File: design/flow/config.mk
export PLATFORM = sky130hd
export DESIGN_NAME = alu_top
export DESIGN_NICKNAME = alu_top
export VERILOG_FILES = /design/flow/design.v
export SDC_FILE = /design/flow/constraint.sdc
export NUM_CORES = 4
export LEC_CHECK = 0
export ABC_AREA = 0
export CAP_MARGIN = 0
export CELL_PAD_IN_SITES_DETAIL_PLACEMENT = 2
export CELL_PAD_IN_SITES_GLOBAL_PLACEMENT = 3
export CORE_MARGIN = 2
export CORE_UTILIZATION = 17
export CTS_CLUSTER_SIZE = 89
export GPL_TIMING_DRIVEN = 0
export MIN_ROUTING_LAYER = met1
export SETUP_SLACK_MARGIN = 1.92
export SLEW_MARGIN = 10
export TNS_END_PERCENT = 80
File: design/flow/constraint.sdc
create_clock -name core_clock -period 46.0 [get_ports {CLK}]
set_input_delay 9.2000 -clock core_clock [delete_from_list [all_inputs] [get_ports {CLK}]]
set_output_delay 9.2000 -clock core_clock [all_outputs]
set_load 0.01 [all_outputs]
File: design/flow/design.v
module alu_top(CLK, OP1, OP2, OPRN, OUT, ZERO);
	input CLK;
	input [31:0] OP1;
	input [31:0] OP2;
	input [5:0] OPRN;
	output [31:0] OUT;
	output ZERO;
	reg [31:0] op1_q, op2_q;
	reg [5:0] oprn_q;
	reg [31:0] out_q;
	reg zero_q;
	wire [31:0] alu_out;
	wire alu_zero;
	ALU alu_inst(alu_out, alu_zero, op1_q, op2_q, oprn_q);
	always @(posedge CLK) begin
		op1_q <= OP1;
		op2_q <= OP2;
		oprn_q <= OPRN;
		out_q <= alu_out;
		zero_q <= alu_zero;
	end
	assign OUT = out_q;
	assign ZERO = zero_q;
endmodule

`timescale 1ns/10ps
module mux(result, operand1, operand2, control);
	input operand1, operand2, control;
	output result;
	wire notwire, and1wire, and2wire;
	not not1(notwire, control);
	and and1(and1wire, operand1, notwire);
	and and2(and2wire, operand2, control);
	or or1(result, and1wire, and2wire);
endmodule
module mux26_2x1(result, operand1, operand2, control);
	input [25:0] operand1, operand2;
	input control;
	output [25:0] result;
	genvar i; generate
		for (i=0; i<26; i=i+1)begin : mux5_2x1_gen_loop
			mux m(result[i], operand1[i], operand2[i], control);
		end
	endgenerate
endmodule
module mux5_2x1(result, operand1, operand2, control);
	input [4:0] operand1, operand2;
	input control;
	output [4:0] result;
	genvar i; generate
		for (i=0; i<5; i=i+1)begin : mux5_2x1_gen_loop
			mux m(result[i], operand1[i], operand2[i], control);
		end
	endgenerate
endmodule
module mux32_2x1(result, operand1, operand2, control);
	input [31:0] operand1, operand2;
	input control;
	output [31:0] result;
	genvar i; generate
		for (i=0; i<32; i=i+1)begin : mux_gen_loop
			mux m(result[i], operand1[i], operand2[i], control);
		end
	endgenerate
endmodule
module mux64_2x1(result, operand1, operand2, control);
	input [63:0] operand1, operand2;
	input control;
	output [63:0] result;
	genvar i;
	generate
		for (i=0; i<64; i=i+1)
		begin : mux_gen_loop
			mux m(result[i], operand1[i], operand2[i], control);
		end
	endgenerate
endmodule
module mux32_4x1(result, operand1, operand2, operand3, operand4, control);
	input [31:0] operand1, operand2, operand3, operand4;
	input [1:0] control;
	output [31:0] result;
	wire [31:0] mux1Wire, mux2Wire;
	mux32_2x1 m1(.result(mux1Wire), .operand1(operand1), .operand2(operand2), .control(control[0]));
	mux32_2x1 m2(.result(mux2Wire), .operand1(operand3), .operand2(operand4), .control(control[0]));
	mux32_2x1 m3(.result(result), .operand1(mux1Wire), .operand2(mux2Wire), .control(control[1]));
endmodule
module mux32_8x1(result, operand1, operand2, operand3, operand4, 
	operand5, operand6, operand7, operand8, control);
	input [31:0] operand1, operand2, operand3, operand4, operand5, operand6, operand7, operand8;
	input [2:0] control;
	output [31:0] result;
	wire [31:0] mux1Wire, mux2Wire;
	mux32_4x1 m1(mux1Wire, operand1, operand2, operand3, operand4, control[1:0]);
	mux32_4x1 m2(mux2Wire, operand5, operand6, operand7, operand8, control[1:0]);
	mux32_2x1 m3(result, mux1Wire, mux2Wire, control[2]);
endmodule
module mux32_16x1(result, operand1, operand2, operand3, operand4, 
	operand5, operand6, operand7, operand8,
	operand9, operand10, operand11, operand12, 
	operand13, operand14, operand15, operand16, control);
	input [31:0] operand1, operand2, operand3, operand4, 
	operand5, operand6, operand7, operand8, 
	operand9, operand10, operand11, operand12, 
	operand13, operand14, operand15, operand16;
	input [3:0] control;
	output [31:0] result;
	wire [31:0] mux1Wire, mux2Wire;
	mux32_8x1 m1(.result(mux1Wire), .operand1(operand1), .operand2(operand2), .operand3(operand3), 
		.operand4(operand4), .operand5(operand5), .operand6(operand6), .operand7(operand7), 
		.operand8(operand8), .control(control[2:0]));
	mux32_8x1 m2(.result(mux2Wire), .operand1(operand9), .operand2(operand10), .operand3(operand11), 
		.operand4(operand12), .operand5(operand13), .operand6(operand14), .operand7(operand15), 
		.operand8(operand16), .control(control[2:0]));
	mux32_2x1 m3(.result(result), .operand1(mux1Wire), .operand2(mux2Wire), .control(control[3]));
endmodule
module mux32_32x1(result, d0, d1, d2, d3, d4, d5, d6, d7, d8, d9, d10, d11, d12, d13, d14, d15, 
	d16, d17, d18, d19, d20, d21, d22, d23, d24, d25, d26, d27, d28, d29, d30, d31, control);
	input [31:0] d0, d1, d2, d3, d4, d5, d6, d7, d8, d9, d10, d11, d12, d13, d14, d15, 
	d16, d17, d18, d19, d20, d21, d22, d23, d24, d25, d26, d27, d28, d29, d30, d31;
	input [4:0] control;
	output [31:0] result;
	wire [31:0] mux1Wire, mux2Wire;
	mux32_16x1 m1(mux1Wire, d0, d1, d2, d3, d4, d5, d6, d7, 
		d8, d9, d10, d11, d12, d13, d14, d15, control[3:0]);
	mux32_16x1 m2(mux2Wire, d16, d17, d18, d19, d20, d21, d22, d23, 
		d24, d25, d26, d27, d28, d29, d30, d31, control[3:0]);
	mux32_2x1 m3(result, mux1Wire, mux2Wire, control[4]);
endmodule
module twosComplement(result, operand);
	input [31:0] operand;
	output [31:0] result;
	wire [31:0] notwire;
	wire notNeeded;
	wire add = 1'b0;
	wire [31:0] uno = 32'b1;
	genvar i;
	for (i=0; i<32; i=i+1) begin : logic_loop
		not not1(notwire[i], operand[i]);
	end
	rc_add_sub_32 rc(result, notNeeded, notwire, uno, add);
endmodule
module twosComplement64(result, operand);
	input [63:0] operand;
	output [63:0] result;
	wire [63:0] notwire;
	wire notNeeded;
	wire add = 1'b0;
	wire [63:0] uno = 64'b1;
	genvar i;
	for (i=0; i<64; i=i+1) begin : logic_loop
		not not1(notwire[i], operand[i]);
	end
	rc_add_sub_64 rc(result, notNeeded, notwire, uno, add);
endmodule
module buf32(result, operand);
	input [31:0] operand;
	output [31:0] result;
	genvar i;
	for (i=0; i<32; i=i+1) begin : logic_loop
		buf nb(result[i], operand[i]);
	end
endmodule
module lineDecoder2to4(d, b);
	input [1:0] b;
	output [3:0] d;
	wire [1:0] bundle;
	not n0(bundle[0], b[0]);
	not n1(bundle[1], b[1]);
	and a0(d[0], bundle[0], bundle[1]);
	and a1(d[1], bundle[1], b[0]);
	and a2(d[2], b[1], bundle[0]);
	and a3(d[3], b[1], b[0]);
endmodule
module lineDecoder3to8(d, b);
	input [2:0] b;
	output [7:0] d;
	wire [4:0] bundle;
	lineDecoder2to4 l(bundle[3:0], b[1:0]);
	not n0(bundle[4], b[2]);
	genvar i;
	for (i=0; i<4; i=i+1) begin : logic_loop
		and a1(d[i], bundle[i], bundle[4]);
		and a2(d[i+4], bundle[i], b[2]);
	end
endmodule
module lineDecoder4to16(d, b);
	input [3:0] b;
	output [15:0] d;
	wire [8:0] bundle;
	lineDecoder3to8 l(bundle[7:0], b[2:0]);
	not n0(bundle[8], b[3]);
	genvar i;
	for (i=0; i<8; i=i+1) begin : logic_loop
		and a1(d[i], bundle[i], bundle[8]);
		and a2(d[i+8], bundle[i], b[3]);
	end
endmodule
module lineDecoder5to32(d, b);
	input [4:0] b;
	output [31:0] d;
	wire [16:0] bundle;
	lineDecoder4to16 l(bundle[15:0], b[3:0]);
	not n0(bundle[16], b[4]);
	genvar i;
	for (i=0; i<16; i=i+1) begin : logic_loop
		and a1(d[i], bundle[i], bundle[16]);
		and a2(d[i+16], bundle[i], b[4]);
	end
endmodule
module nor32(result, operand1, operand2);
	input [31:0] operand1, operand2;
	output [31:0] result;
	genvar i;
	generate
		for (i=0; i<32; i=i+1)
		begin : nor32_loop
			nor nor1(result[i], operand1[i], operand2[i]);
		end
	endgenerate
endmodule
module and32(result, operand1, operand2);
	input [31:0] operand1, operand2;
	output [31:0] result;
	genvar i;
	generate
		for (i=0; i<32; i=i+1)
		begin : and32_loop
			and a1(result[i], operand1[i], operand2[i]);
		end
	endgenerate
endmodule
module inv32(result, operand);
	input [31:0] operand;
	output [31:0] result;
	genvar i;
	generate
		for (i=0; i<32; i=i+1)
		begin : inv32_loop
			not not1(result[i], operand[i]);
		end
	endgenerate
endmodule
module or31x1(result, operand);
	input [31:0] operand;
	wire [29:0] orWire; 
	output result;
	or o0(orWire[0], operand[0], operand[1]);
	or o1(orWire[1], orWire[0], operand[2]);
	or o2(orWire[2], orWire[1], operand[3]);
	or o3(orWire[3], orWire[2], operand[4]);
	or o4(orWire[4], orWire[3], operand[5]);
	or o5(orWire[5], orWire[4], operand[6]);
	or o6(orWire[6], orWire[5], operand[7]);
	or o7(orWire[7], orWire[6], operand[8]);
	or o8(orWire[8], orWire[7], operand[9]);
	or o9(orWire[9], orWire[8], operand[10]);
	or o10(orWire[10], orWire[9], operand[11]);
	or o11(orWire[11], orWire[10], operand[12]);
	or o12(orWire[12], orWire[11], operand[13]);
	or o13(orWire[13], orWire[12], operand[14]);
	or o14(orWire[14], orWire[13], operand[15]);
	or o15(orWire[15], orWire[14], operand[16]);
	or o16(orWire[16], orWire[15], operand[17]);
	or o17(orWire[17], orWire[16], operand[18]);
	or o18(orWire[18], orWire[17], operand[19]);
	or o19(orWire[19], orWire[18], operand[20]);
	or o20(orWire[20], orWire[19], operand[21]);
	or o21(orWire[21], orWire[20], operand[22]);
	or o22(orWire[22], orWire[21], operand[23]);
	or o23(orWire[23], orWire[22], operand[24]);
	or o24(orWire[24], orWire[23], operand[25]);
	or o25(orWire[25], orWire[24], operand[26]);
	or o26(orWire[26], orWire[25], operand[27]);
	or o27(orWire[27], orWire[26], operand[28]);
	or o28(orWire[28], orWire[27], operand[29]);
	or o29(orWire[29], orWire[28], operand[30]);
	or o30(result, orWire[29], operand[31]);
endmodule
module or32(result, operand1, operand2);
	input [31:0] operand1, operand2;
	output [31:0] result;
	wire [31:0] norWire;
	nor32 n1(norWire, operand1, operand2);
	inv32 i1(result, norWire);
endmodule
module rc_add_sub_32(result, carryOut, operand1, operand2, subtractNotAdd);
	input [31:0] operand1, operand2;
	input subtractNotAdd;
	output [31:0] result;
	output carryOut;
	wire [31:0] xorProduct;
	wire [31:0] wireNext;
	genvar i;
	generate
		for (i=0; i<32; i=i+1) begin : rc_add_sub_32_loop
			xor xor_inst(xorProduct[i], subtractNotAdd, operand2[i]);
			if(i!=0 && i!=31) begin
				full_adder fa(result[i], wireNext[i],
					operand1[i], xorProduct[i], wireNext[i-1]);
			end else if(i==0) begin
				full_adder fa(result[i], wireNext[i],
					operand1[i], xorProduct[i], subtractNotAdd);
			end else if(i==31) begin
				full_adder fa(result[i], carryOut,
					operand1[i], xorProduct[i], wireNext[i-1]);
			end
		end
	endgenerate
endmodule
module rc_add_sub_64(r, c, o, p, sNa);
	input [63:0] o, p;
	input sNa;
	output [63:0] r;
	output c;
	wire [63:0] xorProduct, wireNext;
	genvar i;
	generate
		for (i=0; i<64; i=i+1) begin : rc_add_sub_64_loop
			xor xor_inst(xorProduct[i], sNa, p[i]);
			if(i!=0 && i!=63) begin
				full_adder fa(r[i], wireNext[i], o[i], xorProduct[i], wireNext[i-1]);
			end else if(i==0) begin
				full_adder fa(r[i], wireNext[i], o[i], xorProduct[i], sNa);
			end else if(i==63) begin
				full_adder fa(r[i], c, o[i], xorProduct[i], wireNext[i-1]);
			end
		end
	endgenerate
endmodule
module full_adder(s, co, o, p, ci);
	input o, p, ci;
	output s, co;
	wire HA1sum, HA1carry, HA2carry;
	half_adder h1(HA1sum, HA1carry, o, p);
	half_adder h2(s, HA2carry, HA1sum, ci);
	or orI(co, HA1carry, HA2carry);
endmodule
module half_adder(s, c, o, p);
	input o, p;
	output s, c;
	xor i(s, o, p);
	and j(c, o, p);
endmodule
`timescale 1ns/10ps
module barrel_shifter(result, operand, shift, leftNotRight);
	input [31:0] operand;
	input [31:0] shift;
	input leftNotRight;
	output [31:0] result;
	wire [31:0] shiftOut0, shiftOut1, muxOut;
	wire orResult;
	right_shifter rs(.result(shiftOut0), .operand(operand), .shift(shift[4:0]));
	left_shifter ls(.result(shiftOut1), .operand(operand), .shift(shift[4:0]));
	mux32_2x1 m(.result(muxOut), .operand1(shiftOut0), 
		.operand2(shiftOut1), .control(leftNotRight));
	or31x1 or1(orResult, {5'b0,{shift[31:5]}});
	mux32_2x1 m1(.result(result), .operand1(muxOut), 
		.operand2(0), .control(orResult));
endmodule
module left_shifter(result, operand, shift);
	input [31:0] operand;
	input [4:0] shift;
	output [31:0] result;
	wire mOut [3:0][31:0];
	genvar i, m, j, k;
	generate
		for (i=0; i<=31; i=i+1)
		begin : input_mux_gen_loop_
			if(i>0) begin
				mux m1(.result(mOut[0][i]), .operand1(operand[i]), .operand2(operand[i-1]), .control(shift[0]));
			end else begin
				mux m2(.result(mOut[0][i]), .operand1(operand[i]), .operand2(1'b0), .control(shift[0]));
			end
		end
		for (m=0; m<3; m=m+1)
		begin : inner_col_mux_gen_loop_
			for (k=0; k<=31; k=k+1)
			begin : inner_mux_gen_loop_
				if(k>=2**(m+1)) begin
					mux m3(.result(mOut[m+1][k]), .operand1(mOut[m][k]), .operand2(mOut[m][k-2**(m+1)]), .control(shift[m+1]));
				end else begin
					mux m4(.result(mOut[m+1][k]), .operand1(mOut[m][k]), .operand2(1'b0), .control(shift[m+1]));
				end
			end
		end
		for (j=0; j<=31; j=j+1)
		begin : result_mux_gen_loop_
			if(j>=16) begin
				mux m5(.result(result[j]), .operand1(mOut[3][j]), .operand2(mOut[3][j-16]), .control(shift[4]));
			end else begin
				mux m6(.result(result[j]), .operand1(mOut[3][j]), .operand2(1'b0), .control(shift[4]));
			end
		end
	endgenerate
endmodule
module right_shifter(result, operand, shift);
	input [31:0] operand;
	input [4:0] shift;
	output [31:0] result;
	wire mOut [3:0][31:0];
	genvar i, m, j, k;
	generate
		for (i=0; i<=31; i=i+1)
		begin : input_mux_gen_loop_
			if(i<31) begin
				mux m1(.result(mOut[0][i]), .operand1(operand[i]), .operand2(operand[i+1]), .control(shift[0]));
			end else begin
				mux m2(.result(mOut[0][i]), .operand1(operand[i]), .operand2(1'b0), .control(shift[0]));
			end
		end
		for (m=0; m<3; m=m+1)
		begin : inner_col_mux_gen_loop_
			for (k=0; k<=31; k=k+1)
			begin : inner_mux_gen_loop_
				if(k<32-2**(m+1)) begin
					mux m3(.result(mOut[m+1][k]), .operand1(mOut[m][k]), .operand2(mOut[m][k+2**(m+1)]), .control(shift[m+1]));
				end else begin
					mux m4(.result(mOut[m+1][k]), .operand1(mOut[m][k]), .operand2(1'b0), .control(shift[m+1]));
				end
			end
		end
		for (j=0; j<=31; j=j+1)
		begin : result_mux_gen_loop_
			if(j<16) begin
				mux m5(.result(result[j]), .operand1(mOut[3][j]), .operand2(mOut[3][j+16]), .control(shift[4]));
			end else begin
				mux m6(.result(result[j]), .operand1(mOut[3][j]), .operand2(1'b0), .control(shift[4]));
			end
		end
	endgenerate
endmodule
module mult_32Bit_Unsigned(resultHigh, resultLow, multiplicand, multiplier);
	input [31:0] multiplicand, multiplier;
	output [31:0] resultHigh, resultLow;
	wire cOut [31:0];
	wire [31:0] op2Wire [31:0];
	and32 an(op2Wire[0], multiplicand, {32{multiplier[0]}});
	buf b2(cOut[0], 1'b0);
	buf b(resultLow[0], op2Wire[0][0]);
	genvar j;
	generate
		for (j=1; j<32; j=j+1) begin : loop_
			wire [31:0] op1Wire;
			and32 an(op1Wire, multiplicand, {32{multiplier[j]}});
			rc_add_sub_32 ad(op2Wire[j], cOut[j], op1Wire, {cOut[j-1],{op2Wire[j-1][31:1]}}, 1'b0);
			buf b(resultLow[j], op2Wire[j][0]);
		end
	endgenerate
	buf32 b4(resultHigh, {cOut[31],{op2Wire[31][31:1]}});
endmodule
module mult(resultHigh, resultLow, multiplicand, multiplier);
	input [31:0] multiplicand, multiplier;
	output [31:0] resultHigh, resultLow;
	wire [31:0] bundle [3:0];
	wire [63:0] unsignedWire, twosOutm, muxOut;
	wire xorGate;
	xor o(xorGate, multiplicand[31], multiplier[31]);
	twosComplement t1(bundle[0], multiplicand);
	mux32_2x1 m1(bundle[1], multiplicand, bundle[0], multiplicand[31]);
	twosComplement t2(bundle[2], multiplier);
	mux32_2x1 m2(bundle[3], multiplier, bundle[2], multiplier[31]);
	mult_32Bit_Unsigned mul(unsignedWire[63:32], unsignedWire[31:0], bundle[1], bundle[3]);
	twosComplement64 t3(twosOutm, unsignedWire);
	mux64_2x1 m3(muxOut, unsignedWire, twosOutm, xorGate);
	buf32 b1(resultLow, muxOut[31:0]);
	buf32 b2(resultHigh, muxOut[63:32]);
endmodule
`timescale 1ns/10ps
module ALU(OUT, ZERO, OP1, OP2, OPRN);
	input [(32 -1):0] OP1;  
	input [(32 -1):0] OP2;  
	input [(6 -1):0] OPRN;  
	output [(32 -1):0] OUT;  
	output ZERO;
	wire [31:0] addSubWire;
	wire [31:0] shftWire;
	wire [31:0] mulWire;
	wire [31:0] andWire;
	wire [31:0] orWire;
	wire [31:0] norWire;
	wire [31:0] nullWire;
	wire carryWire;
	wire nonZero;
	wire [31:0] muxWire;
	wire lnr;
	wire andADDWire;
	wire orADDWire;
	and andADD(andADDWire, OPRN[0], OPRN[3]);
	rc_add_sub_32 addSub(.result(addSubWire), .carryOut(carryWire), .operand1(OP1), .operand2(OP2), .subtractNotAdd(OPRN[1])); 
	mult mult_32Bit_Signed(.resultHigh(nullWire), .resultLow(mulWire), .multiplicand(OP1), .multiplier(OP2));
	not lnrNOT(lnr, OPRN[0]);
	barrel_shifter b1(shftWire, OP1, OP2, lnr);
	nor32 n1(.result(norWire), .operand1(OP1), .operand2(OP2));
	or32 o1(.result(orWire), .operand1(OP1), .operand2(OP2));
	and32 a1(.result(andWire), .operand1(OP1), .operand2(OP2));
	mux32_16x1 m1(muxWire, addSubWire, addSubWire, addSubWire, mulWire, 
		shftWire, shftWire, andWire, orWire, 
		norWire, addSubWire, addSubWire, addSubWire, 
		addSubWire, addSubWire, addSubWire, 
		addSubWire, OPRN[3:0]);
	or31x1 or1(nonZero, muxWire);
	not zeroNOT(ZERO, nonZero);
	buf32 bbb(OUT, muxWire);
endmodule
File: design/flow/run.sh
#!/bin/bash
# the make line also repeats each setting of config.mk as NAME=value (left out here)
make -C /OpenROAD-flow-scripts/flow DESIGN_CONFIG=/design/flow/config.mk WORK_HOME=/design/flow/orfs CLKGATE_MAP_FILE= finish
==> job_summary.md, run 1 <==
### Flow metrics

| Metric | Value |
|---|---|
| Outcome | complete, no violations |
| CTS H-Tree Depth | 3 |
| Log Warnings | 31 |
| Share of async-settable or async-resettable flops after synthesis | 0% |
| Grt total ovfl | 0 |
| Number of pins exceeding their max-slew limit in the final report | 0 |
| Overall routed net length | 130 mm |
| Actual slew at the worst max-slew pin | approximately 1.4 ns |
| Total GRT Usage | between 10% and 20% |
| Most repeated cell in the gate-level netlist after synthesis | sky130_fd_sc_hd__nand2_1 |
| Drt via density | approximately 4.7 |
| Worst setup EP type | register |
| Hold path start | op2_q[22]$_DFF_P_ |
| Largest stage delay on the critical path | ~0.92 ns |
| Worst Path Max Fanout | 11 |
| Setup skew after layout | approximately 0.032 ns |
| Vias after detailed routing | between 20000 and 25000 |
| # hold bufs at CTS | 0 |
| Placement row count | roughly 140 |
| Cell count after placement | 4470 |
| Unique cell type count in the Yosys netlist | slightly below 80 |
| Post-synthesis compound-gate area fraction | 12.0% |
| DRC violations left | 0 |
| Category of the most critical setup path | reg2reg |
| Initial antenna violation count | 7 |
| Largest delay contributor family on the critical path | adder cells |
| Setup_tns | 0 ns |
| Most frequent cells after synthesis | sky130_fd_sc_hd__nand2_1 (587), sky130_fd_sc_hd__fa_1 (465), sky130_fd_sc_hd__inv_1 (172), sky130_fd_sc_hd__clkbuf_1 (145), sky130_fd_sc_hd__o21ai_0 (136) |
| Number of standard cells after synthesis | approximately 2600 |
| Detailed Route Iter0 Violations | between 1500 and 2000 |
| Vert. Die Dim | 374 um |
| Core outline area | approximately 140000 um2 |
| Critical path startpoint | op1_q[0]$_DFF_P_ |
| Antenna-violating nets left | 0 |
| Number of flip-flops and latches in the synthesized netlist | a little over 100 |
| PostCTS Resize Cnt | 0 |
| Crit path max-delay cell type | sky130_fd_sc_hd__dfxtp_1 |
| Top cells by area | sky130_fd_sc_hd__fa_1 (40%), sky130_fd_sc_hd__nand2_1 (9.5%), sky130_fd_sc_hd__dfxtp_1 (8.7%) |
| Required arrival time at the worst endpoint | roughly 46 ns |
| Clock net sink count | about 100 |
| Sort of element at the start of the critical path | register |
| Number of buffers added for setup after CTS | 0 |
| Period utilisation layout | between 70 and 80% |
| Floorplan utilization | 17.2% |
| Die x size | about 370 um |
| Final routed wire length divided by cell count | between 20 and 30 um |
| Largest net degree at the start of global routing | 20 |
| Startpoint of the lowest-slack register-to-register path | op1_q[0]$_DFF_P_ |
| Critical path arrival | roughly 34 ns |
| Clock tree from TritonCTS | yes |
| Cell Area, Synth | roughly 23000 um2 |
| Basic Gates by Area | between 10% and 20% |
| Setup repair after global routing missed its margin | no |
| Flip-flops with a built-in enable | 0 |
| Ports placed on the boundary | 104 |
| Die area | approximately 140000 um2 |
| Reg2Reg Setup Slack | about 12 ns |
| Last element of the critical path | zero_q$_DFF_P_ |
| Top logic family | adder cells |
| Parity-gate share of the synthesized area counting xor and xnor cells | ~3.6% |
| Area fraction in full adders, half adders and majority gates | 46.7% |
| Fin. Hold Viols | 0 |
| Minimum clock period | between 30 and 40 ns |
| Number of buffers created by CTS | 9 |
| Worst reg2reg path endpoint | zero_q$_DFF_P_ |
| Setup slack after layout | between 10 and 15 ns |
| Yosys cell count | 2588 |
| Detailed-routing iteration count for the pre-antenna-repair pass | 5 |
| Number of cells on the worst reg-to-reg path | 81 |
| Worst setup timing slack at the placement stage | ~12 ns |
| Clock transition at the registers of the reported paths | roughly 0.080 ns |
| Dominant cell type by area after synthesis | sky130_fd_sc_hd__fa_1 |
| Floorplan Nets | 3249 |
| Primary flip-flop cell chosen by synthesis mapping | sky130_fd_sc_hd__dfxtp_1 |
| Clock root cell | sky130_fd_sc_hd__clkbuf_16 |
| Global-route wire length before repair | roughly 180 mm |
| Classification of the worst-slack hold path | reg2reg |
| Non-Filler Instances | around 4500 |
| Final #Nets | between 3000 and 4000 |
| Vias in the first global route | between 20000 and 25000 |
| Seq share, synth | 8.67% |
| MUX share of area | just over 8% |
| Worst hold path endpoint | out_q[22]$_DFF_P_ |
| Buffers added on ports | about 100 |
| Weighted congestion reported at the end of routability-driven placement | slightly below 1 |
| Count of maximum capacitance violations | 0 |
| Crit path depth | ~81 |
| Worst path bufs/invs | 8 |
| Insertion delay to the later sink of the worst-skew pair | ~0.43 ns |
| Max clock buf depth | 2 |
| Synth warn | 5 |
| Final setup violation count | 0 |
| Worst hold path cell count | 3 |
| Cell seen most often among critical-path stages | sky130_fd_sc_hd__fa_1 |
| Max Clk Rate | 29.6 MHz |
| Chip area estimate from yosys synthesis | between 20000 and 25000 um2 |
| Relative slew margins | 6.42% |
| Post-detail-place hpwl | around 110 mm |
| Average cell area after synthesis | 9.01 um2 |
| Post-Route Hold Slack | 0.863 ns |
| Proportion of netlist area held by the largest area contributor | between 30% and 40% |
| Signed area change from the synthesized netlist to the final layout | 15.3% |
[metrics by stage]
stage	instance area, um2	utilization [%]
detailed placement	26600	19.6
global placement	26600	19.6
CTS	26900	19.8
global route	26900	19.8
finish	26900	19.8
floorplan	23300	-
[area by class of cell]
| class | instances | area (um2) |
|---|---|---|
| plain buffers | 204 | 820 |
| clock buffers | 10 | 239 |
| well taps | 1781 | 2230 |
| flip-flops and latches | 101 | 2020 |
| repair buffers | 101 | 1010 |
| multi-input cells | 2109 | 19800 |
| inverters | 174 | 653 |
| diodes | 1 | 2.50 |
| clock inverters | 6 | 66.3 |
| fillers | 15700 | 109000 |
[per-layer routing]
metal  vias to the layer above  share of wire, %  GRT usage (%)
met5                         -                 0              0
met4                         0               2.8           4.98
met3                       101               4.2           1.73
met2                       607                47           30.8
met1                     11500                46           25.2
li1                       8793                 -              -
==> inputs of run 2 (changes only) <==
Settings changed: ABC_AREA 0 to 1, CELL_PAD_IN_SITES_DETAIL_PLACEMENT 2 to not set, CELL_PAD_IN_SITES_GLOBAL_PLACEMENT 3 to not set, CORE_UTILIZATION 17 to 71, CTS_CLUSTER_DIAMETER set to 250, GPL_TIMING_DRIVEN 0 to 1, PLACE_DENSITY_LB_ADDON set to 0.06, SETUP_SLACK_MARGIN 1.92 to 4.04, TNS_END_PERCENT 80 to 5.
Clock period 46.0 ns to 31.2 ns, I/O delays scaled along.
==> run 2 against run 1 <==
Net effect:
- the flow now stops in global routing (5_1_grt)
- synthesized area up 2.7%
- synthesized cell count increased by 23%
- die size is 75% lower
==> job_summary.md, run 2 <==
## Implementation flow summary

| Metric | Value |
|---|---|
| CTS H-Tree Depth | 3 |
| Die x size | roughly 190 um |
| Grt total ovfl | 37 |
| Total GRT Usage | roughly 64% |
| Error text reported by the tool | [ERROR GRT-0116] Global routing finished with congestion. Check the congestion regions in the DRC Viewer. |
| Floorplan utilization | 71.7% |
| Number of buffers created by CTS | 9 |
| Most repeated cell in the gate-level netlist after synthesis | sky130_fd_sc_hd__nand2_1 |
| Primary flip-flop cell chosen by synthesis mapping | sky130_fd_sc_hd__dfxtp_1 |
| Share of async-settable or async-resettable flops after synthesis | 0% |
| MUX share of area | 0% |
| Core outline area | around 33000 um2 |
| Basic Gates by Area | a little over a quarter |
| Post-synthesis compound-gate area fraction | under 10% |
| Seq share, synth | ~8.4% |
| Clock root cell | sky130_fd_sc_hd__clkbuf_16 |
| Weighted congestion reported at the end of routability-driven placement | a little over 1 |
| Stage where the flow stopped | global routing (5_1_grt) |
| Buffers added on ports | around 100 |
| Unique cell type count in the Yosys netlist | 39 |
| Ports placed on the boundary | ~100 |
| Average cell area after synthesis | 7.49 um2 |
| Flip-flops with a built-in enable | 0 |
| Yosys cell count | roughly 3200 |
| Top cells by area | sky130_fd_sc_hd__fa_1 (39%), sky130_fd_sc_hd__nand2_1 (16%), sky130_fd_sc_hd__dfxtp_1 (8.4%) |
| Number of flip-flops and latches in the synthesized netlist | 101 |
| Synth warn | 5 |
| Post-detail-place hpwl | around 66 mm |
| Area fraction in full adders, half adders and majority gates | between 40% and 50% |
| Chip area estimate from yosys synthesis | around 24000 um2 |
| Proportion of netlist area held by the largest area contributor | roughly two fifths |
| Cell Area, Synth | ~24000 um2 |
| Top logic family | adder cells |
| Dominant cell type by area after synthesis | sky130_fd_sc_hd__fa_1 |
| Vert. Die Dim | 188 um |
| Number of standard cells after synthesis | between 3000 and 4000 |
| Parity-gate share of the synthesized area counting xor and xnor cells | 1.87% |
| Most frequent cells after synthesis | sky130_fd_sc_hd__nand2_1 (1026), sky130_fd_sc_hd__fa_1 (465), sky130_fd_sc_hd__nor2_1 (286), sky130_fd_sc_hd__inv_1 (265), sky130_fd_sc_hd__nand3_1 (247) |
| Clock net sink count | between 100 and 150 |
| Floorplan Nets | 3857 |
| Max clock buf depth | 2 |
| Outcome | stopped before the end |
| # hold bufs at CTS | 0 |
| Placement row count | between 60 and 70 |
| Die area | ~35000 um2 |
## run 2: per-stage QoR
stage          instance area (um2)  instances  setup WS, ns  hold slack (ns)
2_1_floorplan                24100       3196          3.07            0.587
3_3_place_gp                 25100       3596          1.84            0.636
3_5_place_dp                 25100       3596         0.589            0.655
4_1_cts                      26300       3627          2.78            0.672
## run 2: metal layers
layer | GRT overflow | track usage (%)
met1 | 2 | 67.7
met2 | 18 | 83.7
met3 | 0 | 47.9
met4 | 17 | 51.1
met5 | 0 | 13.9
## run 2: timing repair
action | 4_1_cts
resized | 302
cloned | 4
endpoints found under the setup margin | 6
setup buffers | 13
pin swaps | 201
==> inputs of run 3 (changes only) <==
Settings changed: CAP_MARGIN 0 to 20, CORE_UTILIZATION 71 to 72, CTS_CLUSTER_DIAMETER 250 to 241, CTS_CLUSTER_SIZE 89 to 38, GPL_TIMING_DRIVEN 1 to not set, HOLD_SLACK_MARGIN set to 0.27, MIN_ROUTING_LAYER met1 to not set, PLACE_DENSITY_LB_ADDON 0.06 to not set, SETUP_SLACK_MARGIN 4.04 to -1.55, SLEW_MARGIN 10 to 20.
Clock period 31.2 ns to 16.0 ns, I/O delays scaled along.
==> run 3 against run 2 <==
Net effect:
- the layout now fails its checks (negative setup slack)
- die size fell by 1.4%
- synthesized area is the same
- synthesized cell count did not move
==> job_summary.md, run 3 <==
### Flow metrics

| Metric | Value |
|---|---|
| Outcome | failed layout checks |
| Layout check failures | negative setup slack |
| Hold path start | op2_q[16]$_DFF_P_ |
| DRC violations left | 0 |
| Average cell area after synthesis | between 7 and 8 um2 |
| Weighted congestion reported at the end of routability-driven placement | about 1.1 |
| Final #Nets | around 4000 |
| MUX share of area | 0% |
| Number of pins exceeding their max-slew limit in the final report | 0 |
| Worst setup EP type | register |
| Ports placed on the boundary | about 100 |
| Global-route wire length before repair | approximately 150 mm |
| Number of buffers created by CTS | 9 |
| Setup skew after layout | 0.0122 ns |
| Cell count after placement | 3759 |
| Most frequent cells after synthesis | sky130_fd_sc_hd__nand2_1 (1026), sky130_fd_sc_hd__fa_1 (465), sky130_fd_sc_hd__nor2_1 (286), sky130_fd_sc_hd__inv_1 (265), sky130_fd_sc_hd__nand3_1 (247) |
| Final setup violation count | 16 |
| Overall routed net length | about 96 mm |
| Setup slack after layout | -13.53 ns |
| Clock root cell | sky130_fd_sc_hd__clkbuf_16 |
| Cell seen most often among critical-path stages | sky130_fd_sc_hd__fa_2 |
| Detailed Route Iter0 Violations | between 4000 and 5000 |
| Worst hold path cell count | 3 |
| Clock transition at the registers of the reported paths | around 0.090 ns |
| Total GRT Usage | a little under three fifths |
| Relative slew margins | approximately 22% |
| Startpoint of the lowest-slack register-to-register path | op2_q[0]$_DFF_P_ |
| Clock tree from TritonCTS | yes |
| Log Warnings | 37 |
| Proportion of netlist area held by the largest area contributor | about two fifths |
| Final routed wire length divided by cell count | about 25 um |
| Vert. Die Dim | approximately 190 um |
| Number of flip-flops and latches in the synthesized netlist | 101 |
| Actual slew at the worst max-slew pin | 1.16 ns |
| Share of async-settable or async-resettable flops after synthesis | 0% |
| Worst Path Max Fanout | 2 |
| Vias after detailed routing | 25600 |
| Max clock buf depth | 2 |
| Yosys cell count | between 3000 and 4000 |
| Period utilisation layout | 185% |
| # hold bufs at CTS | 0 |
| Area fraction in full adders, half adders and majority gates | between 40 and 50% |
| Basic Gates by Area | 26.9% |
| Cell Area, Synth | approximately 24000 um2 |
| Crit path max-delay cell type | sky130_fd_sc_hd__fa_2 |
| Sort of element at the start of the critical path | register |
| Seq share, synth | under 10% |
| Largest stage delay on the critical path | ~0.7 ns |
| Core outline area | around 33000 um2 |
| Die area | approximately 35000 um2 |
| Number of cells on the worst reg-to-reg path | 81 |
| CTS H-Tree Depth | 3 |
| Primary flip-flop cell chosen by synthesis mapping | sky130_fd_sc_hd__dfxtp_1 |
| Post-synthesis compound-gate area fraction | under 10% |
| Count of maximum capacitance violations | 0 |
| Die x size | about 190 um |
| Critical path startpoint | op2_q[0]$_DFF_P_ |
| Drt via density | between 6 and 7 |
| Clock net sink count | roughly 100 |
| Minimum clock period | about 30 ns |
| Worst hold path endpoint | out_q[16]$_DFF_P_ |
| Setup repair after global routing missed its margin | yes |
| Dominant cell type by area after synthesis | sky130_fd_sc_hd__fa_1 |
| Synth warn | 5 |
| Post-detail-place hpwl | just under 70 mm |
| Category of the most critical setup path | reg2reg |
| Flip-flops with a built-in enable | 0 |
| Chip area estimate from yosys synthesis | roughly 24000 um2 |
| Unique cell type count in the Yosys netlist | 39 |
| Top logic family | adder cells |
| Antenna-violating nets left | 0 |
| Post-Route Hold Slack | around 0.75 ns |
| Floorplan Nets | around 3900 |
| Placement row count | around 66 |
| Largest net degree at the start of global routing | between 90 and 100 |
| Non-Filler Instances | about 3800 |
| Classification of the worst-slack hold path | reg2reg |
| Fin. Hold Viols | 0 |
| Vias in the first global route | roughly 26000 |
| Insertion delay to the later sink of the worst-skew pair | about 0.39 ns |
| Initial antenna violation count | 12 |
| Required arrival time at the worst endpoint | 16.28 ns |
| Max Clk Rate | between 30 and 40 MHz |
| Worst reg2reg path endpoint | zero_q$_DFF_P_ |
| Largest delay contributor family on the critical path | adder cells |
| Grt total ovfl | 0 |
| Count of fill cells added during filler insertion | around 1800 |
| Critical path arrival | 29.82 ns |
| Buffers added on ports | 101 |
| Parity-gate share of the synthesized area counting xor and xnor cells | 1.87% |
| Floorplan utilization | 73.4% |
| Most repeated cell in the gate-level netlist after synthesis | sky130_fd_sc_hd__nand2_1 |
| Top cells by area | sky130_fd_sc_hd__fa_1 (39%), sky130_fd_sc_hd__nand2_1 (16%), sky130_fd_sc_hd__dfxtp_1 (8.4%) |
| Detailed-routing iteration count for the pre-antenna-repair pass | 12 |
| Crit path depth | about 81 |
| Reg2Reg Setup Slack | -13.53 ns |
| Last element of the critical path | zero_q$_DFF_P_ |
| Signed area change from the synthesized netlist to the final layout | 14.2% |
| Number of standard cells after synthesis | 3196 |
| Worst path bufs/invs | 6 |
## run 3: per-layer routing
metal,vias to the layer above,share of wire (%),GRT usage [%]
li1,10300,-,-
met1,11800,30,61.0
met2,2569,42,79.2
met3,958,17,28.7
met4,12,11,47.1
met5,-,0.55,10.0
## run 3: stage by stage
step	TNS (ns)	util, %	setup WS [ns]	instance area (um2)
2_1_floorplan	-108.76	-	-12.13	24100
3_3_place_gp	-112.97	80.7	-12.37	26300
3_5_place_dp	-129.10	80.7	-13.81	26300
4_1_cts	-115.47	83.4	-12.59	27200
5_1_grt	-130.02	83.7	-13.80	27300
6_report	-125.59	83.8	-13.53	27300
## run 3: cell type report
class | instances | area (um2) | share of cell area [%]
Clock buffer | 9 | 225 | 0.824
Sequential cell | 101 | 2030 | 7.44
Tap cell | 442 | 553 | 2.02
Timing Repair Buffer | 321 | 2680 | 9.82
Inverter | 279 | 1050 | 3.84
Clock inverter | 7 | 86.3 | 0.316
Antenna cell | 12 | 30.0 | 0.110
Multi-Input combinational cell | 2617 | 20700 | 75.6
## run 3: what timing repair did
action / 4_1_cts / 5_1_grt
setup buffers: 0 / 0
cloned: 0 / 0
endpoints found under the setup margin: 15 / 16
pin swaps: 184 / 70
gates resized: 232 / 54
==> inputs of run 4 (changes only) <==
Settings changed: ABC_AREA 1 to not set, CAP_MARGIN 20 to 30, CORE_MARGIN 2 to 6, CORE_UTILIZATION 72 to 40, CTS_CLUSTER_DIAMETER 241 to not set, CTS_CLUSTER_SIZE 38 to not set, HOLD_SLACK_MARGIN 0.27 to 0.08, SETUP_SLACK_MARGIN -1.55 to 3.43, TNS_END_PERCENT 5 to not set.
Clock period 16.0 ns to 29.5 ns, I/O delays scaled along.
==> run 4 against run 3 <==
Net effect:
- the run now finishes clean
- non-clock buffer count shrank 118
- critical endpoint unchanged
- worst setup slack gained 14 ns
- clock skew grew 0.0037 ns
- via count shrank 21%
==> job_summary.md, run 4 <==
### Flow metrics

| Metric | Value |
|---|---|
| Largest net degree at the start of global routing | roughly 57 |
| Worst hold path endpoint | out_q[22]$_DFF_P_ |
| Most frequent cells after synthesis | sky130_fd_sc_hd__nand2_1 (587), sky130_fd_sc_hd__fa_1 (465), sky130_fd_sc_hd__inv_1 (172), sky130_fd_sc_hd__clkbuf_1 (145), sky130_fd_sc_hd__o21ai_0 (136) |
| Drt via density | ~6.0 |
| Final #Nets | 3259 |
| Cell count after placement | 3335 |
| Top logic family | adder cells |
| Clock tree from TritonCTS | yes |
| Vias in the first global route | roughly 21000 |
| Number of buffers created by CTS | 9 |
| Post-detail-place hpwl | 71.5 mm |
| Worst hold path cell count | 3 |
| Post-synthesis compound-gate area fraction | about 12% |
| Final non-filler cell area | 26600 um2 |
| Max Clk Rate | 35.0 MHz |
| Core outline area | about 57000 um2 |
| Setup_tns | 0 ns |
| Non-Filler Instances | approximately 3400 |
| Die x size | 253 um |
| Setup slack after layout | roughly 0.9 ns |
| Detailed-routing iteration count for the pre-antenna-repair pass | 6 |
| Parity-gate share of the synthesized area counting xor and xnor cells | roughly 3.6% |
| Critical path arrival | 28.89 ns |
| Detailed Route Iter0 Violations | approximately 2100 |
| Seq share, synth | under 10% |
| Category of the most critical setup path | reg2reg |
| MUX share of area | 8.28% |
| Most repeated cell in the gate-level netlist after synthesis | sky130_fd_sc_hd__nand2_1 |
| Insertion delay to the later sink of the worst-skew pair | approximately 0.38 ns |
| Outcome | complete, no violations |
| Number of cells on the worst reg-to-reg path | 77 |
| Worst Path Max Fanout | 2 |
| Period utilisation layout | between 90% and 100% |
| Number of standard cells after synthesis | 2588 |
| Worst setup timing slack at the placement stage | -0.338 ns |
| Yosys cell count | 2588 |
| Vert. Die Dim | ~250 um |
| Reg2Reg Setup Slack | roughly 0.9 ns |
| Relative slew margins | between 30% and 40% |
| Final routed wire length divided by cell count | around 27 um |
| Chip area estimate from yosys synthesis | approximately 23000 um2 |
| Unique cell type count in the Yosys netlist | between 70 and 80 |
| Critical path startpoint | op2_q[1]$_DFF_P_ |
| Largest delay contributor family on the critical path | adder cells |
| Flip-flops with a built-in enable | 0 |
| Dominant cell type by area after synthesis | sky130_fd_sc_hd__fa_1 |
| Cell Area, Synth | ~23000 um2 |
| Synth warn | 5 |
| Primary flip-flop cell chosen by synthesis mapping | sky130_fd_sc_hd__dfxtp_1 |
| Floorplan utilization | 41.0% |
| Total GRT Usage | about 28% |
| Classification of the worst-slack hold path | reg2reg |
| Worst setup EP type | register |
| Proportion of netlist area held by the largest area contributor | 39.9% |
| Initial antenna violation count | 0 |
| Floorplan Nets | between 3000 and 4000 |
| Final setup violation count | 0 |
| Minimum clock period | between 20 and 30 ns |
| Basic Gates by Area | ~14% |
| Worst reg2reg path endpoint | zero_q$_DFF_P_ |
| Log Warnings | 34 |
| Antenna-violating nets left | 0 |
| Signed area change from the synthesized netlist to the final layout | 14.0% |
| Diodes inserted | 0 |
| Required arrival time at the worst endpoint | slightly below 30 ns |
| Actual slew at the worst max-slew pin | about 0.97 ns |
| # hold bufs at CTS | 0 |
| Top cells by area | sky130_fd_sc_hd__fa_1 (40%), sky130_fd_sc_hd__nand2_1 (9.5%), sky130_fd_sc_hd__dfxtp_1 (8.7%) |
| CTS H-Tree Depth | 3 |
| Average cell area after synthesis | between 9 and 10 um2 |
| Area fraction in full adders, half adders and majority gates | between 40 and 50% |
| Last element of the critical path | zero_q$_DFF_P_ |
| Hold path start | op2_q[22]$_DFF_P_ |
| Ports placed on the boundary | approximately 100 |
| Global-route wire length before repair | between 100 and 150 mm |
| Setup repair after global routing missed its margin | yes |
| Clock net sink count | 101 |
| Clock transition at the registers of the reported paths | around 0.08 ns |
| Fin. Hold Viols | 0 |
| DRC violations left | 0 |
| Vias after detailed routing | 20100 |
| Worst path bufs/invs | 5 |
| Placement row count | between 80 and 90 |
| Startpoint of the lowest-slack register-to-register path | op2_q[1]$_DFF_P_ |
| Largest stage delay on the critical path | between 0.5 and 0.6 ns |
| Setup skew after layout | about 0.016 ns |
| Post-layout utilization of the core | 46.7% |
| Number of pins exceeding their max-slew limit in the final report | 0 |
| Cell seen most often among critical-path stages | sky130_fd_sc_hd__fa_2 |
| Max clock buf depth | 2 |
| Buffers added on ports | 101 |
| DP Area | between 20000 and 30000 um2 |
| Share of async-settable or async-resettable flops after synthesis | 0% |
| Weighted congestion reported at the end of routability-driven placement | between 1 and 1.5 |
| Number of flip-flops and latches in the synthesized netlist | 101 |
| Sort of element at the start of the critical path | register |
| Overall routed net length | between 80 and 90 mm |
| Count of maximum capacitance violations | 0 |
| Grt total ovfl | 0 |
| Crit path max-delay cell type | sky130_fd_sc_hd__fa_2 |
| Die area | ~64000 um2 |
| Crit path depth | 77 |
| Clock root cell | sky130_fd_sc_hd__clkbuf_16 |
[run 4: final cells by class]
type | count | area (um2)
clock buffer | 9 | 225
tap | 756 | 946
fill | 5433 | 30400
multi-input combinational | 2109 | 20800
sequential | 101 | 2040
timing repair buffer | 203 | 1790
inverter | 174 | 658
clock inverter | 7 | 86.3
[run 4: through the flow]
| step | hold slack (ns) |
|---|---|
| 2_1_floorplan | 0.662 |
| 3_3_place_gp | 0.763 |
| 3_5_place_dp | 0.789 |
| 4_1_cts | 0.807 |
| 5_1_grt | 0.860 |
| 6_report | 0.824 |
[run 4: what timing repair did]
item / 4_1_cts / 5_1_grt
pin swaps: 191 / 133
endpoints found under the hold margin: 0 / 0
resized: 295 / 63
endpoints found under the setup margin: 6 / 6
setup buffers: 4 / 2
[run 4: routing by layer]
metal	track usage, %	wire, um	up-vias
li1	-	-	8570
met1	40.9	39900	10400
met2	41.7	38500	974
met3	5.86	8430	148
met4	7.25	2630	0
met5	0	0	-
==> inputs of run 5 (changes only) <==
Settings changed: ABC_AREA set to 0, CELL_PAD_IN_SITES_DETAIL_PLACEMENT set to 0, CELL_PAD_IN_SITES_GLOBAL_PLACEMENT set to 3, CORE_MARGIN 6 to 7, CORE_UTILIZATION 40 to 20, CTS_CLUSTER_DIAMETER set to 219, CTS_CLUSTER_SIZE set to 89, GPL_ROUTABILITY_DRIVEN set to 0, GPL_TIMING_DRIVEN set to 0, HOLD_SLACK_MARGIN 0.08 to not set, MAX_ROUTING_LAYER set to met4, MIN_ROUTING_LAYER set to met1, SETUP_SLACK_MARGIN 3.43 to 1.92, SLEW_MARGIN 20 to 10, TNS_END_PERCENT set to 100.
Clock period 29.5 ns to 46.0 ns, I/O delays scaled along.
==> run 5 against run 4 <==
Net effect:
- still clean on timing, DRC and antenna
- routed wire length up 35%
- fmax fell by 14%
- synthesized area unchanged
- global-route usage fell by 8.5 points
- non-clock buffer count increased by 117
- sequential share of layout area shrank 0.10 points
- critical endpoint unchanged
==> job_summary.md, run 5 <==
### Flow metrics

| Metric | Value |
|---|---|
| Final #Nets | about 3400 |
| Required arrival time at the worst endpoint | between 40 and 50 ns |
| Most frequent cells after synthesis | sky130_fd_sc_hd__nand2_1 (587), sky130_fd_sc_hd__fa_1 (465), sky130_fd_sc_hd__inv_1 (172), sky130_fd_sc_hd__clkbuf_1 (145), sky130_fd_sc_hd__o21ai_0 (136) |
| Post-detail-place hpwl | between 100 and 150 mm |
| Number of standard cells after synthesis | ~2600 |
| Grt total ovfl | 0 |
| Clock tree from TritonCTS | yes |
| Chip area estimate from yosys synthesis | approximately 23000 um2 |
| Placement row count | between 100 and 150 |
| Die x size | around 360 um |
| Critical path arrival | ~33 ns |
| # hold bufs at CTS | 0 |
| Count of maximum capacitance violations | 0 |
| Log Warnings | 31 |
| Flip-flops with a built-in enable | 0 |
| Largest delay contributor family on the critical path | adder cells |
| Yosys cell count | between 2000 and 3000 |
| Setup_tns | 0 ns |
| Vias after detailed routing | roughly 21000 |
| Signed area change from the synthesized netlist to the final layout | 14.7% |
| Parity-gate share of the synthesized area counting xor and xnor cells | under 10% |
| Classification of the worst-slack hold path | reg2reg |
| Fin. Hold Viols | 0 |
| Post-Route Hold Slack | approximately 0.88 ns |
| Dominant cell type by area after synthesis | sky130_fd_sc_hd__fa_1 |
| Clock transition at the registers of the reported paths | 0.07 ns |
| Last element of the critical path | zero_q$_DFF_P_ |
| Share of async-settable or async-resettable flops after synthesis | 0% |
| Final setup violation count | 0 |
| Crit path depth | 79 |
| Worst path bufs/invs | 10 |
| Initial antenna violation count | 3 |
| Die area | roughly 130000 um2 |
| Sort of element at the start of the critical path | register |
| Diodes inserted | 0 |
| Setup skew after layout | roughly 0.034 ns |
| Reg2Reg Setup Slack | approximately 13 ns |
| Worst hold path endpoint | out_q[12]$_DFF_P_ |
| Floorplan utilization | between 20% and 30% |
| Ports placed on the boundary | approximately 100 |
| Number of pins exceeding their max-slew limit in the final report | 0 |
| Top cells by area | sky130_fd_sc_hd__fa_1 (40%), sky130_fd_sc_hd__nand2_1 (9.5%), sky130_fd_sc_hd__dfxtp_1 (8.7%) |
| Number of flip-flops and latches in the synthesized netlist | slightly above 100 |
| Vert. Die Dim | ~360 um |
| Proportion of netlist area held by the largest area contributor | between 30% and 40% |
| Minimum clock period | ~33 ns |
| Buffers added on ports | 101 |
| Hold path start | oprn_q[3]$_DFF_P_ |
| Category of the most critical setup path | reg2reg |
| Synth warn | 5 |
| Actual slew at the worst max-slew pin | ~1.1 ns |
| Setup repair after global routing missed its margin | no |
| Antenna-violating nets left | 0 |
| Max clock buf depth | 2 |
| Floorplan Nets | between 3000 and 4000 |
| Overall routed net length | ~120 mm |
| Final routed wire length divided by cell count | 28.4 um |
| Basic Gates by Area | 14.4% |
| Worst hold path cell count | 3 |
| Cell seen most often among critical-path stages | sky130_fd_sc_hd__fa_1 |
| CTS H-Tree Depth | 3 |
| Worst setup EP type | register |
| Detailed Route Iter0 Violations | 1984 |
| Startpoint of the lowest-slack register-to-register path | op2_q[0]$_DFF_P_ |
| Area fraction in full adders, half adders and majority gates | 46.7% |
| Most repeated cell in the gate-level netlist after synthesis | sky130_fd_sc_hd__nand2_1 |
| Core outline area | 116000 um2 |
| MUX share of area | under 10% |
| Global-route wire length before repair | 172 mm |
| Worst Path Max Fanout | 10 |
| Clock net sink count | 101 |
| Seq share, synth | between 8 and 9% |
| Relative slew margins | a little under a quarter |
| Outcome | complete, no violations |
| Unique cell type count in the Yosys netlist | 78 |
| Detailed-routing iteration count for the pre-antenna-repair pass | 6 |
| Number of buffers created by CTS | 9 |
| Number of cells on the worst reg-to-reg path | a little under 80 |
| Post-synthesis compound-gate area fraction | 12.0% |
| Primary flip-flop cell chosen by synthesis mapping | sky130_fd_sc_hd__dfxtp_1 |
| Vias in the first global route | 22300 |
| Average cell area after synthesis | roughly 9 um2 |
| Crit path max-delay cell type | sky130_fd_sc_hd__a211oi_1 |
| Cell Area, Synth | 23300 um2 |
| Drt via density | about 4.9 |
| PostCTS Resize Cnt | 0 |
| Total GRT Usage | slightly below 20% |
| Largest stage delay on the critical path | between 0.7 and 0.8 ns |
| Period utilisation layout | roughly 72% |
| Critical path startpoint | op2_q[0]$_DFF_P_ |
| Clock root cell | sky130_fd_sc_hd__clkbuf_16 |
| Max Clk Rate | about 30 MHz |
| DRC violations left | 0 |
| Top logic family | adder cells |
| Largest net degree at the start of global routing | 19 |
| Number of buffers added for setup after CTS | 0 |
| Insertion delay to the later sink of the worst-skew pair | 0.41 ns |
| Worst reg2reg path endpoint | zero_q$_DFF_P_ |
[run 5: stage by stage]
stage | utilization (%) | cell area (um2) | worst slack [ns] | std cells
finish | 23.1 | 26700 | 12.85 | 4243
global route | 23.1 | 26700 | 11.73 | 4243
CTS | 23.0 | 26700 | 12.64 | 4241
detailed placement | 22.8 | 26400 | 12.80 | 4226
global placement | 22.6 | 26200 | 12.47 | 4213
floorplan | - | 23300 | 16.40 | 2588
[run 5: area by class of cell]
cell class / count / area [um2]
Multi-Input combinational cell: 2109 / 19800
Sequential cell: 101 / 2020
Inverter: 174 / 653
Clock inverter: 6 / 75.1
Buffer: 204 / 820
Timing Repair Buffer: 116 / 1200
Clock buffer: 9 / 225
Tap cell: 1524 / 1910
Fill cell: 12800 / 89200
[run 5: per-layer routing]
layer	part of all wire, %	GRT usage [%]	vias up
met1	44	25.0	10700
met2	45	30.5	914
li1	-	-	8817
met3	5.5	2.49	220
met5	0	-	-
met4	5.1	8.00	0
==> inputs of run 6 (changes only) <==
Settings changed: ABC_AREA 0 to not set, CAP_MARGIN 30 to 15, CELL_PAD_IN_SITES_DETAIL_PLACEMENT 0 to not set, CELL_PAD_IN_SITES_GLOBAL_PLACEMENT 3 to not set, CORE_MARGIN 7 to 3, CORE_UTILIZATION 20 to 72, CTS_CLUSTER_DIAMETER 219 to 338, CTS_CLUSTER_SIZE 89 to not set, GPL_ROUTABILITY_DRIVEN 0 to not set, GPL_TIMING_DRIVEN 0 to not set, MIN_ROUTING_LAYER met1 to met2, PLACE_DENSITY_LB_ADDON set to 0.08, SETUP_SLACK_MARGIN 1.92 to -2.0, SLEW_MARGIN 10 to 20, TNS_END_PERCENT 100 to 5.
Clock period 46.0 ns to 25.6 ns, I/O delays scaled along.
==> run 6 against run 5 <==
Net effect:
- the run now fails in global routing (5_1_grt)
- synthesized area stayed put
- synthesized cell count stayed put
- die size is 73% lower
==> job_summary.md, run 6 <==
## Implementation flow summary

| Metric | Value |
|---|---|
| Weighted congestion reported at the end of routability-driven placement | roughly 1.6 |
| Core outline area | around 32000 um2 |
| Most frequent cells after synthesis | sky130_fd_sc_hd__nand2_1 (587), sky130_fd_sc_hd__fa_1 (465), sky130_fd_sc_hd__inv_1 (172), sky130_fd_sc_hd__clkbuf_1 (145), sky130_fd_sc_hd__o21ai_0 (136) |
| Average cell area after synthesis | about 9 um2 |
| Outcome | stopped before the end |
| Post-detail-place hpwl | roughly 60 mm |
| Top logic family | adder cells |
| Number of flip-flops and latches in the synthesized netlist | around 100 |
| Cell Area, Synth | between 20000 and 25000 um2 |
| Top cells by area | sky130_fd_sc_hd__fa_1 (40%), sky130_fd_sc_hd__nand2_1 (9.5%), sky130_fd_sc_hd__dfxtp_1 (8.7%) |
| Number of standard cells after synthesis | roughly 2600 |
| Grt total ovfl | between 700 and 800 |
| Primary flip-flop cell chosen by synthesis mapping | sky130_fd_sc_hd__dfxtp_1 |
| Die area | 34600 um2 |
| CTS H-Tree Depth | 3 |
| Proportion of netlist area held by the largest area contributor | around two fifths |
| Placement row count | about 65 |
| Buffers added on ports | around 100 |
| MUX share of area | around 8.3% |
| DP Area | about 25000 um2 |
| Most repeated cell in the gate-level netlist after synthesis | sky130_fd_sc_hd__nand2_1 |
| Max clock buf depth | 2 |
| Area fraction in full adders, half adders and majority gates | a little under half |
| Die x size | around 190 um |
| Synth warn | 5 |
| Dominant cell type by area after synthesis | sky130_fd_sc_hd__fa_1 |
| Basic Gates by Area | between 10% and 20% |
| Clock net sink count | between 100 and 150 |
| Chip area estimate from yosys synthesis | 23300 um2 |
| Flip-flops with a built-in enable | 0 |
| Seq share, synth | 8.67% |
| Post-synthesis compound-gate area fraction | between 10% and 20% |
| Floorplan utilization | between 70% and 80% |
| Share of async-settable or async-resettable flops after synthesis | 0% |
| Yosys cell count | 2588 |
| Parity-gate share of the synthesized area counting xor and xnor cells | 3.61% |
| Number of buffers created by CTS | 9 |
| Ports placed on the boundary | 104 |
| Unique cell type count in the Yosys netlist | roughly 80 |
| Floorplan Nets | 3249 |
| Total GRT Usage | about 89% |
| Error text reported by the tool | [ERROR GRT-0116] Global routing finished with congestion. Check the congestion regions in the DRC Viewer. |
| Stage where the flow stopped | global routing (5_1_grt) |
| Vert. Die Dim | around 190 um |
| Clock root cell | sky130_fd_sc_hd__clkbuf_16 |
-- run 6: what timing repair did --
item,CTS
hold endpoints to repair,0
endpoints found under the setup margin,4
gates resized,214
buffers inserted,3
hold buffers,0
pin swaps,139
-- run 6: stage by stage --
stage | hold slack [ns] | instances | setup slack (ns) | util (%) | setup TNS, ns
after CTS | 0.840 | 3018 | -3.31 | 81.5 | -12.36
after detailed placement | 0.802 | 3000 | -4.19 | 78.8 | -17.18
after global placement | 0.787 | 3000 | -3.64 | 78.8 | -13.77
after floorplan | 0.662 | 2588 | -3.00 | - | -9.65
-- run 6: layer usage --
| metal | overflow | GRT usage, % |
|---|---|---|
| met5 | - | - |
| met4 | 96 | 72.3 |
| met3 | 576 | 99.9 |
| met2 | 57 | 88.0 |
| met1 | - | - |
==> inputs of run 7 (changes only) <==
Settings changed: ABC_AREA set to 1, CAP_MARGIN 15 to 25, CELL_PAD_IN_SITES_DETAIL_PLACEMENT set to 2, CORE_MARGIN 3 to 2, CORE_UTILIZATION 72 to 35, CTS_CLUSTER_DIAMETER 338 to not set, GPL_ROUTABILITY_DRIVEN set to 0, GPL_TIMING_DRIVEN set to 1, MAX_ROUTING_LAYER met4 to not set, MIN_ROUTING_LAYER met2 to met1, PLACE_DENSITY set to 0.73, PLACE_DENSITY_LB_ADDON 0.08 to not set, SETUP_SLACK_MARGIN -2.0 to 5.0, TNS_END_PERCENT 5 to not set.
Clock period 25.6 ns to 41.0 ns, I/O delays scaled along.
==> run 7 against run 6 <==
Net effect:
- the flow again stops in global routing (5_1_grt)
- synthesized cell count is 23% higher
- die size is 100% higher
- synthesized area is 2.7% higher
==> job_summary.md, run 7 <==
## Implementation flow summary

| Metric | Value |
|---|---|
| Post-synthesis compound-gate area fraction | under 10% |
| Yosys cell count | 3196 |
| Seq share, synth | 8.45% |
| Cell Area, Synth | ~24000 um2 |
| Floorplan Nets | roughly 3900 |
| Number of buffers created by CTS | 9 |
| Post-detail-place hpwl | between 150 and 200 mm |
| Proportion of netlist area held by the largest area contributor | slightly below 40% |
| Die x size | 266 um |
| Stage where the flow stopped | global routing (5_1_grt) |
| Chip area estimate from yosys synthesis | around 24000 um2 |
| Clock net sink count | ~100 |
| Flip-flops with a built-in enable | 0 |
| Core outline area | 67400 um2 |
| Top logic family | adder cells |
| Basic Gates by Area | between 20% and 30% |
| Total GRT Usage | 89.0% |
| MUX share of area | 0% |
| Average cell area after synthesis | between 7 and 8 um2 |
| Max clock buf depth | 2 |
| Parity-gate share of the synthesized area counting xor and xnor cells | roughly 1.9% |
| CTS H-Tree Depth | 3 |
| Most repeated cell in the gate-level netlist after synthesis | sky130_fd_sc_hd__nand2_1 |
| Share of async-settable or async-resettable flops after synthesis | 0% |
| Clock root cell | sky130_fd_sc_hd__clkbuf_16 |
| Error text reported by the tool | [ERROR GRT-0116] Global routing finished with congestion. Check the congestion regions in the DRC Viewer. |
| Floorplan utilization | between 30 and 40% |
| Number of standard cells after synthesis | around 3200 |
| Die area | 70500 um2 |
| Primary flip-flop cell chosen by synthesis mapping | sky130_fd_sc_hd__dfxtp_1 |
| Dominant cell type by area after synthesis | sky130_fd_sc_hd__fa_1 |
| Buffers added on ports | around 100 |
| Area fraction in full adders, half adders and majority gates | between 40% and 50% |
| Synth warn | 5 |
| Vert. Die Dim | 266 um |
| Cell count after placement | between 4000 and 5000 |
| Placement row count | ~95 |
| Most frequent cells after synthesis | sky130_fd_sc_hd__nand2_1 (1026), sky130_fd_sc_hd__fa_1 (465), sky130_fd_sc_hd__nor2_1 (286), sky130_fd_sc_hd__inv_1 (265), sky130_fd_sc_hd__nand3_1 (247) |
| Unique cell type count in the Yosys netlist | 39 |
| Worst setup timing slack at the placement stage | ~3 ns |
| Outcome | stopped before the end |
| Number of flip-flops and latches in the synthesized netlist | approximately 100 |
| Ports placed on the boundary | ~100 |
| Top cells by area | sky130_fd_sc_hd__fa_1 (39%), sky130_fd_sc_hd__nand2_1 (16%), sky130_fd_sc_hd__dfxtp_1 (8.4%) |
| Grt total ovfl | between 3000 and 4000 |
==> run 7: timing repair <==
item	4_1_cts
setup endpoints to repair	3
cloned	3
gates resized	37
pin swaps	3
setup buffers	1
hold buffers	0
==> run 7: metal layers <==
| metal | GRT overflow | track usage (%) |
|---|---|---|
| met1 | 459 | 83.9 |
| met3 | 288 | 77.0 |
| met2 | 2210 | 107 |
| met5 | 29 | 65.3 |
| met4 | 777 | 88.8 |
==> run 7: per-stage QoR <==
step	hold WS, ns	cell area [um2]
CTS	0.875	26100
detailed placement	0.800	25500
global placement	0.687	25500
floorplan	0.587	23900
